==> run D <==
Design enc_bundler_top, start of the top module:
module enc_bundler_top(
	input  wire 						clk,
	input  wire 						nrst,
	input  wire 						bundling_features,
	input  wire [617-1:0]	bits_to_bundle,
	output logic 						encoded_bit
	);
	wire thresholded_bit;
	enc_bundler ENC_BUNDLER(
		.bundling_features					(bundling_features),
		.bits_to_bundle						(bits_to_bundle),
		.thresholded_bit					(thresholded_bit)
	);
	always_ff @(posedge clk or negedge nrst) begin
		if (!nrst) begin
			encoded_bit <= 1'b0;
		end
		else if (bundling_features) begin
			encoded_bit <= thresholded_bit;
		end
		else begin
			encoded_bit <= encoded_bit;
		end
	end
endmodule
clock: 6.28 ns
lec_check: 0
abc_area: 1
cap_margin: 20
cell_pad_in_sites_global_placement: 0
core_aspect_ratio: 0.54
core_margin: 2
core_utilization: 72
cts_cluster_diameter: 222
gpl_routability_driven: 1
gpl_timing_driven: 1
max_routing_layer: met5
place_density_lb_addon: 0.02
setup_slack_margin: 1.78
slew_margin: 20
tns_end_percent: 60
run.sh (not shown) runs the stock make flow with config.mk's settings and CLKGATE_MAP_FILE=.
==> run X: changes against run D <==
==> flow/config.mk (replaced) <==
export PLATFORM = sky130hd
export DESIGN_NAME = enc_bundler_top
export DESIGN_NICKNAME = enc_bundler_top
export VERILOG_FILES = /design/flow/design.v
export SDC_FILE = /design/flow/constraint.sdc
export NUM_CORES = 4
export LEC_CHECK = 0
export CAP_MARGIN = 20
export CORE_MARGIN = 2
export CORE_UTILIZATION = 40
export PLACE_DENSITY = 0.6
export SLEW_MARGIN = 20
==> flow/constraint.sdc (replaced) <==
create_clock -name core_clock -period 12.5 [get_ports {clk}]
set_input_delay 2.5000 -clock core_clock [delete_from_list [all_inputs] [get_ports {clk}]]
set_output_delay 2.5000 -clock core_clock [all_outputs]
set_load 0.01 [all_outputs]
==> Changelog: implementation <==
### Physical design

- GP Congestion: 0.934
- Chip area: between 40,000 and 50,000 um^2
- Core footprint: about 42,000 um^2
- Syn nets: between 2,000 and 3,000
- Post-synthesis cell count: about 1,700
- Overall die height: between 200 and 250 um
- Mean Syn Cell Area: ~10 um^2
- Synth Cell Area: between 15,000 and 20,000 um^2
- Status: timing/DRC/antenna clean
- Largest cells by area: fa_1 71%, inv_1 21%, ha_1 5.8%
- Top cell area share: 71.3%
- Netlist cell types: 34
# the run above: run X

==> Changelog: implementation <==
## Flow update

- Status: aborted with a tool error
- Fail Step: detailed placement (3_5_place_dp)
- Error msg: [ERROR DPL-0038] Utilization greater than 100%, impossible to legalize
- Core footprint: approximately 23,000 um^2
- Synth Cell Area: 16,900 um^2
- Mean Syn Cell Area: ~10 um^2
- # Cells Yosys: 1,696
- Netlist cell types: 17
- Chip area: ~25,000 um^2
- Largest cells by area: fa_1 71%, inv_1 21%, ha_1 5.8%
- Top cell area share: 70.9%
- Syn nets: roughly 3,000
- Overall die height: about 120 um
# the run above: run D


==> nickel: inputs <==
Starting RTL as in the previous note.
## enc_bundler_top
module enc_bundler_top(
	input  wire 						clk,
	input  wire 						nrst,
	input  wire 						bundling_features,
	input  wire [617-1:0]	bits_to_bundle,
	output logic 						encoded_bit
	);
==> flow/config.mk <==
export PLATFORM = sky130hd
export DESIGN_NAME = enc_bundler_top
export DESIGN_NICKNAME = enc_bundler_top
export VERILOG_FILES = /design/flow/design.v
export SDC_FILE = /design/flow/constraint.sdc
export NUM_CORES = 4
export LEC_CHECK = 0
export CAP_MARGIN = 40
export CELL_PAD_IN_SITES_DETAIL_PLACEMENT = 1
export CELL_PAD_IN_SITES_GLOBAL_PLACEMENT = 3
export CORE_ASPECT_RATIO = 0.54
export CORE_MARGIN = 3
export CORE_UTILIZATION = 18
export CTS_CLUSTER_DIAMETER = 365
export CTS_CLUSTER_SIZE = 60
export GPL_ROUTABILITY_DRIVEN = 1
export GPL_TIMING_DRIVEN = 1
export MAX_ROUTING_LAYER = met4
export MIN_ROUTING_LAYER = met2
export PLACE_DENSITY_LB_ADDON = 0.15
export SETUP_SLACK_MARGIN = 0.3
export SLEW_MARGIN = 30
export TNS_END_PERCENT = 95
==> flow/constraint.sdc <==
create_clock -name core_clock -period 12.9 [get_ports {clk}]
set_input_delay 2.5800 -clock core_clock [delete_from_list [all_inputs] [get_ports {clk}]]
set_output_delay 2.5800 -clock core_clock [all_outputs]
set_load 0.01 [all_outputs]
==> yarrow: changes against nickel <==
CAP_MARGIN = 35   (was 40)
CELL_PAD_IN_SITES_GLOBAL_PLACEMENT = 2   (was 3)
CORE_ASPECT_RATIO = 1.7   (was 0.54)
CORE_MARGIN = 2   (was 3)
CORE_UTILIZATION = 55   (was 18)
CTS_CLUSTER_DIAMETER = 180   (was 365)
CTS_CLUSTER_SIZE = 92   (was 60)
GPL_ROUTABILITY_DRIVEN = 0   (was 1)
MIN_ROUTING_LAYER = not set   (was met2)
PLACE_DENSITY = 0.6   (was not set)
PLACE_DENSITY_LB_ADDON = not set   (was 0.15)
SETUP_SLACK_MARGIN = 3.91   (was 0.3)
SLEW_MARGIN = 20   (was 30)
TNS_END_PERCENT = not set   (was 95)
==> flow/constraint.sdc (replaced) <==
create_clock -name core_clock -period 16.3 [get_ports {clk}]
set_input_delay 3.2600 -clock core_clock [delete_from_list [all_inputs] [get_ports {clk}]]
set_output_delay 3.2600 -clock core_clock [all_outputs]
set_load 0.01 [all_outputs]
==> violet: changes against nickel <==
ABC_AREA = 1   (was not set)
CAP_MARGIN = 20   (was 40)
CELL_PAD_IN_SITES_DETAIL_PLACEMENT = not set   (was 1)
CELL_PAD_IN_SITES_GLOBAL_PLACEMENT = 0   (was 3)
CORE_MARGIN = 2   (was 3)
CORE_UTILIZATION = 66   (was 18)
CTS_CLUSTER_DIAMETER = 222   (was 365)
CTS_CLUSTER_SIZE = not set   (was 60)
MAX_ROUTING_LAYER = met5   (was met4)
MIN_ROUTING_LAYER = not set   (was met2)
PLACE_DENSITY_LB_ADDON = not set   (was 0.15)
SLEW_MARGIN = 20   (was 30)
TNS_END_PERCENT = 60   (was 95)
==> flow/constraint.sdc (replaced) <==
create_clock -name core_clock -period 6.28 [get_ports {clk}]
set_input_delay 1.2560 -clock core_clock [delete_from_list [all_inputs] [get_ports {clk}]]
set_output_delay 1.2560 -clock core_clock [all_outputs]
set_load 0.01 [all_outputs]
==> run notes <==
run results: status stopped before the end, Stopped at global routing, first error [ERROR DPL-0033] detailed placement checks failed during check placement., Post-Syn Area per Cell 9.973 um2, DPL Wire Length 61.10 mm, post-CTS setup buffer count 0, port bufs 620, Post-synth seq share 0.001479, Adder Area Share 0.7666
That was violet.
==> run notes <==
fresh numbers from the pnr run: Post-Syn Area per Cell 10.13 um2, Flops 1, post-CTS setup buffer count 0, Seq area share 0.001014, port bufs 620, met1 Track Usage GR 0, status timing/DRC/antenna clean, Post-synth ARST share 1.000
That was nickel.
==> run notes <==
run results: status stopped before the end, Stopped at global placement, first error [ERROR GPL-0301] Utilization 119.496 % exceeds 100%., Adder Area Share 0.7706, Yosys Instances 1,661, Post-synth seq share 0.001487, Synth Warn # 3, ys flops 1, most instantiated library cell after synthesis inv_1, aoi share 0.01048, Post-synth ARST share 1.000, Post-synth mux share 0.0005948, Post-Syn Area per Cell 10.13 um2
That was yarrow.

==> inputs of v10 <==
==> flow/design.v <==
module enc_bundler(
	input wire 						bundling_features,
    input wire [617-1:0]	bits_to_bundle,
    output wire 					thresholded_bit
    );
	localparam integer ENCODING_BIT_THR = 6;
    logic [1:0] tree_add_lvl_0	[0:307];
    wire  [2:0] tree_add_lvl_1	[0:153];
    wire  [3:0] tree_add_lvl_2	[0:76];
    wire  [4:0] tree_add_lvl_3	[0:38];
    wire  [5:0] tree_add_lvl_4	[0:18];
    wire  [6:0] tree_add_lvl_5	[0:9];
    wire  [7:0] tree_add_lvl_6	[0:4];
    wire  [8:0] tree_add_lvl_7	[0:1];
    wire  [9:0] tree_add_lvl_8;
    wire  [9:0] accumulated_sum;
	always_comb begin
			for (int i = 0; i < 308; i++ ) begin
			  tree_add_lvl_0[i] = bits_to_bundle[2*i] + bits_to_bundle[(2*i)+1];
			end
	end
    for (genvar i = 0; i < 154; i++ ) begin
      assign tree_add_lvl_1[i] = tree_add_lvl_0[2*i] + tree_add_lvl_0[(2*i)+1];
    end
    for (genvar i = 0; i < 77; i++ ) begin
      assign tree_add_lvl_2[i] = tree_add_lvl_1[2*i] + tree_add_lvl_1[(2*i)+1];
    end
    for (genvar i = 0; i < 38; i++ ) begin
      assign tree_add_lvl_3[i] = tree_add_lvl_2[2*i] + tree_add_lvl_2[(2*i)+1];
    end
    assign tree_add_lvl_3[38] = tree_add_lvl_2[76] + bits_to_bundle[616];
    for (genvar i = 0; i < 19; i++ ) begin
      assign tree_add_lvl_4[i] = tree_add_lvl_3[2*i] + tree_add_lvl_3[(2*i)+1];
    end
    for (genvar i = 0; i < 9; i++ ) begin
      assign tree_add_lvl_5[i] = tree_add_lvl_4[2*i] + tree_add_lvl_4[(2*i)+1];
    end
    assign tree_add_lvl_5[9] = tree_add_lvl_4[18] + tree_add_lvl_3[38];
    for (genvar i = 0; i < 5; i++ ) begin
      assign tree_add_lvl_6[i] = tree_add_lvl_5[2*i] + tree_add_lvl_5[(2*i)+1];
    end
    for (genvar i = 0; i < 2; i++ ) begin
      assign tree_add_lvl_7[i] = tree_add_lvl_6[2*i] + tree_add_lvl_6[(2*i)+1];
    end
    assign tree_add_lvl_8 = tree_add_lvl_7[0] + tree_add_lvl_7[1];
    assign accumulated_sum = tree_add_lvl_8 + tree_add_lvl_6[4]; 
    assign thresholded_bit = (accumulated_sum > ENCODING_BIT_THR) ? 1'b1 : 1'b0;
endmodule  
module enc_bundler_top(
	input  wire 						clk,
	input  wire 						nrst,
	input  wire 						bundling_features,
	input  wire [617-1:0]	bits_to_bundle,
	output logic 						encoded_bit
	);
	wire thresholded_bit;
	enc_bundler ENC_BUNDLER(
		.bundling_features					(bundling_features),
		.bits_to_bundle						(bits_to_bundle),
		.thresholded_bit					(thresholded_bit)
	);
	always_ff @(posedge clk or negedge nrst) begin
		if (!nrst) begin
			encoded_bit <= 1'b0;
		end
		else if (bundling_features) begin
			encoded_bit <= thresholded_bit;
		end
		else begin
			encoded_bit <= encoded_bit;
		end
	end
endmodule
==> flow/run.sh <==
#!/bin/bash
# the make line also repeats each setting of config.mk as NAME=value (left out here)
make -C /OpenROAD-flow-scripts/flow DESIGN_CONFIG=/design/flow/config.mk WORK_HOME=/design/flow/orfs CLKGATE_MAP_FILE= finish
==> flow/config.mk <==
export PLATFORM = sky130hd
export DESIGN_NAME = enc_bundler_top
export DESIGN_NICKNAME = enc_bundler_top
export VERILOG_FILES = /design/flow/design.v
export SDC_FILE = /design/flow/constraint.sdc
export NUM_CORES = 4
export LEC_CHECK = 0
export CAP_MARGIN = 20
export CELL_PAD_IN_SITES_DETAIL_PLACEMENT = 1
export CELL_PAD_IN_SITES_GLOBAL_PLACEMENT = 2
export CORE_ASPECT_RATIO = 1.7
export CORE_MARGIN = 2
export CORE_UTILIZATION = 55
export CTS_CLUSTER_DIAMETER = 180
export CTS_CLUSTER_SIZE = 92
export GPL_ROUTABILITY_DRIVEN = 0
export GPL_TIMING_DRIVEN = 0
export MAX_ROUTING_LAYER = met4
export PLACE_DENSITY = 0.6
export SETUP_SLACK_MARGIN = 3.91
export SLEW_MARGIN = 20
==> flow/constraint.sdc <==
create_clock -name core_clock -period 16.3 [get_ports {clk}]
set_input_delay 3.2600 -clock core_clock [delete_from_list [all_inputs] [get_ports {clk}]]
set_output_delay 3.2600 -clock core_clock [all_outputs]
set_load 0.01 [all_outputs]
==> inputs of v36, as changes to v10 <==
Settings changed: CELL_PAD_IN_SITES_DETAIL_PLACEMENT 1 to default, CELL_PAD_IN_SITES_GLOBAL_PLACEMENT 2 to default, CORE_ASPECT_RATIO 1.7 to default, CTS_CLUSTER_DIAMETER 180 to 272, CTS_CLUSTER_SIZE 92 to 90, GPL_ROUTABILITY_DRIVEN 0 to default, GPL_TIMING_DRIVEN 0 to default, MAX_ROUTING_LAYER met4 to default, MIN_ROUTING_LAYER from default to met1, PLACE_DENSITY 0.6 to 0.83, SETUP_SLACK_MARGIN 3.91 to -1.15.
==> flow/constraint.sdc (replaced) <==
create_clock -name core_clock -period 12.5 [get_ports {clk}]
set_input_delay 2.5000 -clock core_clock [delete_from_list [all_inputs] [get_ports {clk}]]
set_output_delay 2.5000 -clock core_clock [all_outputs]
set_load 0.01 [all_outputs]
==> inputs of v20, as changes to v10 <==
Settings changed: ABC_AREA from default to 1, CELL_PAD_IN_SITES_DETAIL_PLACEMENT 1 to default, CELL_PAD_IN_SITES_GLOBAL_PLACEMENT 2 to default, CORE_ASPECT_RATIO 1.7 to default, CORE_UTILIZATION 55 to 72, CTS_CLUSTER_DIAMETER 180 to 313, CTS_CLUSTER_SIZE 92 to 76, GPL_ROUTABILITY_DRIVEN 0 to default, GPL_TIMING_DRIVEN 0 to default, MAX_ROUTING_LAYER met4 to default, PLACE_DENSITY 0.6 to default, PLACE_DENSITY_LB_ADDON from default to 0.01, SETUP_SLACK_MARGIN 3.91 to 1.29.
==> flow/constraint.sdc (replaced) <==
create_clock -name core_clock -period 5.2 [get_ports {clk}]
set_input_delay 1.0400 -clock core_clock [delete_from_list [all_inputs] [get_ports {clk}]]
set_output_delay 1.0400 -clock core_clock [all_outputs]
set_load 0.01 [all_outputs]
==> inputs of v15, as changes to v10 <==
Settings changed: CELL_PAD_IN_SITES_DETAIL_PLACEMENT 1 to default, CELL_PAD_IN_SITES_GLOBAL_PLACEMENT 2 to default, CORE_ASPECT_RATIO 1.7 to default, CORE_UTILIZATION 55 to 56, CTS_CLUSTER_DIAMETER 180 to default, CTS_CLUSTER_SIZE 92 to default, GPL_ROUTABILITY_DRIVEN 0 to default, GPL_TIMING_DRIVEN 0 to default, MAX_ROUTING_LAYER met4 to default, PLACE_DENSITY 0.6 to default, SETUP_SLACK_MARGIN 3.91 to default.
==> flow/constraint.sdc (replaced) <==
create_clock -name core_clock -period 6.53 [get_ports {clk}]
set_input_delay 1.3060 -clock core_clock [delete_from_list [all_inputs] [get_ports {clk}]]
set_output_delay 1.3060 -clock core_clock [all_outputs]
set_load 0.01 [all_outputs]
==> summary of the runs <==
- The highest die size belongs to v10, the lowest to v20.
- Register-to-register slack: v36 is better than v15 (6.0 ns).
- Between v36 and v15, the lower via count is in v15 (gap about 1.1%, measured against v15).
- In v36 the synthesized cell count is lower than in v20, by about 2%.
- v36 finished with timing, DRC and antenna clean. v15 finished but fails on negative setup slack. v10 died in global placement with GPL-0301. v20 ended with an error in I/O pin placement (PPL-0024).
- In v15 the hold slack is lower than in v36, by 0.0030 ns.
==> figures <==
| metric | v10 | v36 | v15 | v20 |
|---|---|---|---|---|
| Outcome | stopped before the end | timing/DRC/antenna clean | failed layout checks | stopped before the end |
| Failing step | global placement | - | - | I/O pin placement |
| Violated checks | - | - | negative setup slack | - |
| Detailed Route Iter0 Violations | - | 334 | 267 | - |
| Yosys cell count | 1661 | 1661 | 1661 | 1696 |
| Log Warnings | - | 29 | 34 | - |
| # resized after CTS | - | 0 | 1 | - |
| Combined area of the multi-input logic cells | - | 13300 sq um | 13300 sq um | - |
| Diodes inserted | - | 9 | 25 | - |
| Setup Fix Bufs, Post-CTS | - | 0 | 0 | - |
| Finished layout cell area | - | 23600 sq um | 23700 sq um | - |
